## JK
==> flow/design.v <==
module decoder(
input [1:0]alu_fn,
output reg arith_enable,cmp_enable,logic_enable,shift_enable
);
always @(*) begin
        arith_enable=0;
        logic_enable=0;
        cmp_enable=0;
        shift_enable=0;
    case (alu_fn)
       2'b00: arith_enable=1;
       2'b01: logic_enable=1;
       2'b10: cmp_enable=1;
       2'b11: shift_enable=1;
    endcase
end
endmodule
module arith_unit#(parameter in_data_width=16,out_data_width=32)(
input signed [in_data_width-1:0]A,B,
input clk,rst,arith_enable,
input [1:0]alu_fn,
output  carry_out,
output reg arith_flag,
output reg signed[out_data_width-1:0]arith_out
);
assign carry_out=arith_out[in_data_width];
always @(posedge clk , negedge rst) begin
    if(!rst)begin
        arith_flag<=0;
        arith_out<=0;
    end
    else if(arith_enable) begin
        arith_flag<=1;
    case (alu_fn)
        2'b00: arith_out<=A + B;
        2'b01: arith_out<=A - B;
        2'b10: arith_out<=A * B;
        2'b11: arith_out<=(B == 0) ? 0 : A / B;
    endcase
    end
    else begin
        arith_flag<=0;
        arith_out<=0;
    end
end
endmodule
module logic_unit#(parameter in_data_width=16,out_data_width=16)(
input signed[in_data_width-1:0]  A,B,
input clk,rst,logic_enable,
input [1:0]alu_fn,
output reg logic_flag,
output reg [out_data_width-1:0]logic_out
);
reg logic_flag_next;
reg [out_data_width-1:0]logic_out_next;
always @(posedge clk , negedge rst) begin
    if(!rst)begin
        logic_out<=0;
        logic_flag<=0;
    end
    else begin
        logic_out<=logic_out_next;
        logic_flag<=logic_flag_next;
    end    
end
always @(*) begin
    if(logic_enable) begin
        logic_flag_next=1;
    case (alu_fn)
        2'b00: logic_out_next= A & B;
        2'b01: logic_out_next= A | B;
        2'b10: logic_out_next=~(A & B);
        2'b11: logic_out_next=~(A | B);
    endcase
    end
    else begin
        logic_flag_next=0;
        logic_out_next=0;
    end
end
endmodule
module cmp_unit#(parameter in_data_width=16,out_data_width=16)(
input [in_data_width-1:0]A,B,
input clk,rst,cmp_enable,
input [1:0]alu_fn,
output reg cmp_flag,
output reg [out_data_width-1:0]cmp_out
);
always @(posedge clk , negedge rst) begin
    if(!rst)begin
        cmp_out<=0;
        cmp_flag<=0;
    end
    else if(cmp_enable) begin
        cmp_flag<=1;
    case (alu_fn)
        2'b00: cmp_out<=0;
        2'b01: cmp_out<=(A==B)?1:0;
        2'b10: cmp_out<=(A>B)?2:0;
        2'b11: cmp_out<=(A<B)?3:0;
    endcase
    end
    else begin
        cmp_out<=0;
        cmp_flag<=0;
    end
end
endmodule
module shift_unit#(parameter in_data_width=16,out_data_width=16)(
input [in_data_width-1:0]A,B,
input clk,rst,shift_enable,
input [1:0]alu_fn,
output reg shift_flag,
output reg [out_data_width-1:0]shift_out
);
always @(posedge clk , negedge rst) begin
    if(!rst)begin
        shift_flag<=0;
        shift_out<=0;
    end
    else if(shift_enable) begin
        shift_flag<=1;
    case (alu_fn)
        2'b00: shift_out<=A>>1;
        2'b01: shift_out<=A<<1;
        2'b10: shift_out<=B>>1;
        2'b11: shift_out<=B<<1;
    endcase
    end
    else begin
        shift_flag<=0;
        shift_out<=0;
    end
end
endmodule
module parameterized_signed_alu #(parameter in_data_width=16,out_data_width=16,arith_out_data_width=32)(
input signed [in_data_width-1:0]A,B,
input clk,rst,
input [3:0]alu_fn,
output shift_flag,arith_flag,logic_flag,cmp_flag,carry_out,
output [out_data_width-1:0]shift_out,logic_out,cmp_out,
output signed[arith_out_data_width-1:0] arith_out
);
wire arith_enable,shift_enable,logic_enable,cmp_enable;
arith_unit dut0(
.A(A),
.B(B),
.clk(clk),
.rst(rst),
.arith_enable(arith_enable),
.alu_fn(alu_fn[1:0]),
.carry_out(carry_out),
.arith_flag(arith_flag),
.arith_out(arith_out)
);
logic_unit dut1(
.A(A),
.B(B),
.clk(clk),
.rst(rst),
.logic_enable(logic_enable),
.alu_fn(alu_fn[1:0]),
.logic_flag(logic_flag),
.logic_out(logic_out)
);
cmp_unit   dut2(
.A(A),
.B(B),
.clk(clk),
.rst(rst),
.cmp_enable(cmp_enable),
.alu_fn(alu_fn[1:0]),
.cmp_flag(cmp_flag),
.cmp_out(cmp_out)
);
shift_unit dut3(
.A(A),
.B(B),
.clk(clk),
.rst(rst),
.shift_enable(shift_enable),
.alu_fn(alu_fn[1:0]),
.shift_flag(shift_flag),
.shift_out(shift_out)
);
decoder dut4(
.alu_fn(alu_fn[3:2]),
.arith_enable(arith_enable),
.cmp_enable(cmp_enable),
.logic_enable(logic_enable),
.shift_enable(shift_enable)
);
endmodule
export LEC_CHECK = 0
export ABC_AREA = 0
export CAP_MARGIN = 35
export CELL_PAD_IN_SITES_DETAIL_PLACEMENT = 2
export CORE_MARGIN = 10
export CORE_UTILIZATION = 50
export CTS_CLUSTER_DIAMETER = 164
export GPL_TIMING_DRIVEN = 0
export MAX_ROUTING_LAYER = met4
export SLEW_MARGIN = 40
create_clock -name core_clock -period 107.0 [get_ports {clk}]
run.sh (not shown) runs the stock make flow with config.mk's settings and CLKGATE_MAP_FILE=.
The log for JK ends in detailed placement (3_5_place_dp) with error DPL-0033, so the run never completed.
Here is what was changed in the inputs of MS compared with JK.
Settings: CTS_CLUSTER_DIAMETER: 164 -> unset; CELL_PAD_IN_SITES_DETAIL_PLACEMENT: 2 -> unset; MAX_ROUTING_LAYER: met4 -> unset; CORE_MARGIN: 10 -> 2; CAP_MARGIN: 35 -> 20; GPL_TIMING_DRIVEN: 0 -> unset; ABC_AREA: 0 -> unset; SLEW_MARGIN: 40 -> 20; CORE_UTILIZATION: 50 -> 59; the clock period (ns, I/O delays scaled along): 107.0 -> 69.5.
--- outcome ---
MS did not run to completion, as it errored out during global routing (5_1_grt). Seen in the log of JK: DPL-0033 during detailed placement (3_5_place_dp), after which the run never completed. JK -> MS: cell count listed in synth_stat.txt delta 0, exact match. For yosys stat chip area, JK and MS come out practically identical. Adder-cell share of the synthesized area came out exactly the same in JK and MS. Relative to JK, area of the core decreased by 15% in MS. Against JK as the reference, MS delivers a higher effective utilization at floorplan. As far as synthesized cell count goes, JK and MS are indistinguishable; the numbers are identical. MS against JK: share of synthesized area spent on multiplexers held, die area decreased 23000 um2, chip width lost 13%, height of the chip went down. Final weighted congestion of routability-driven global placement: MS > JK.
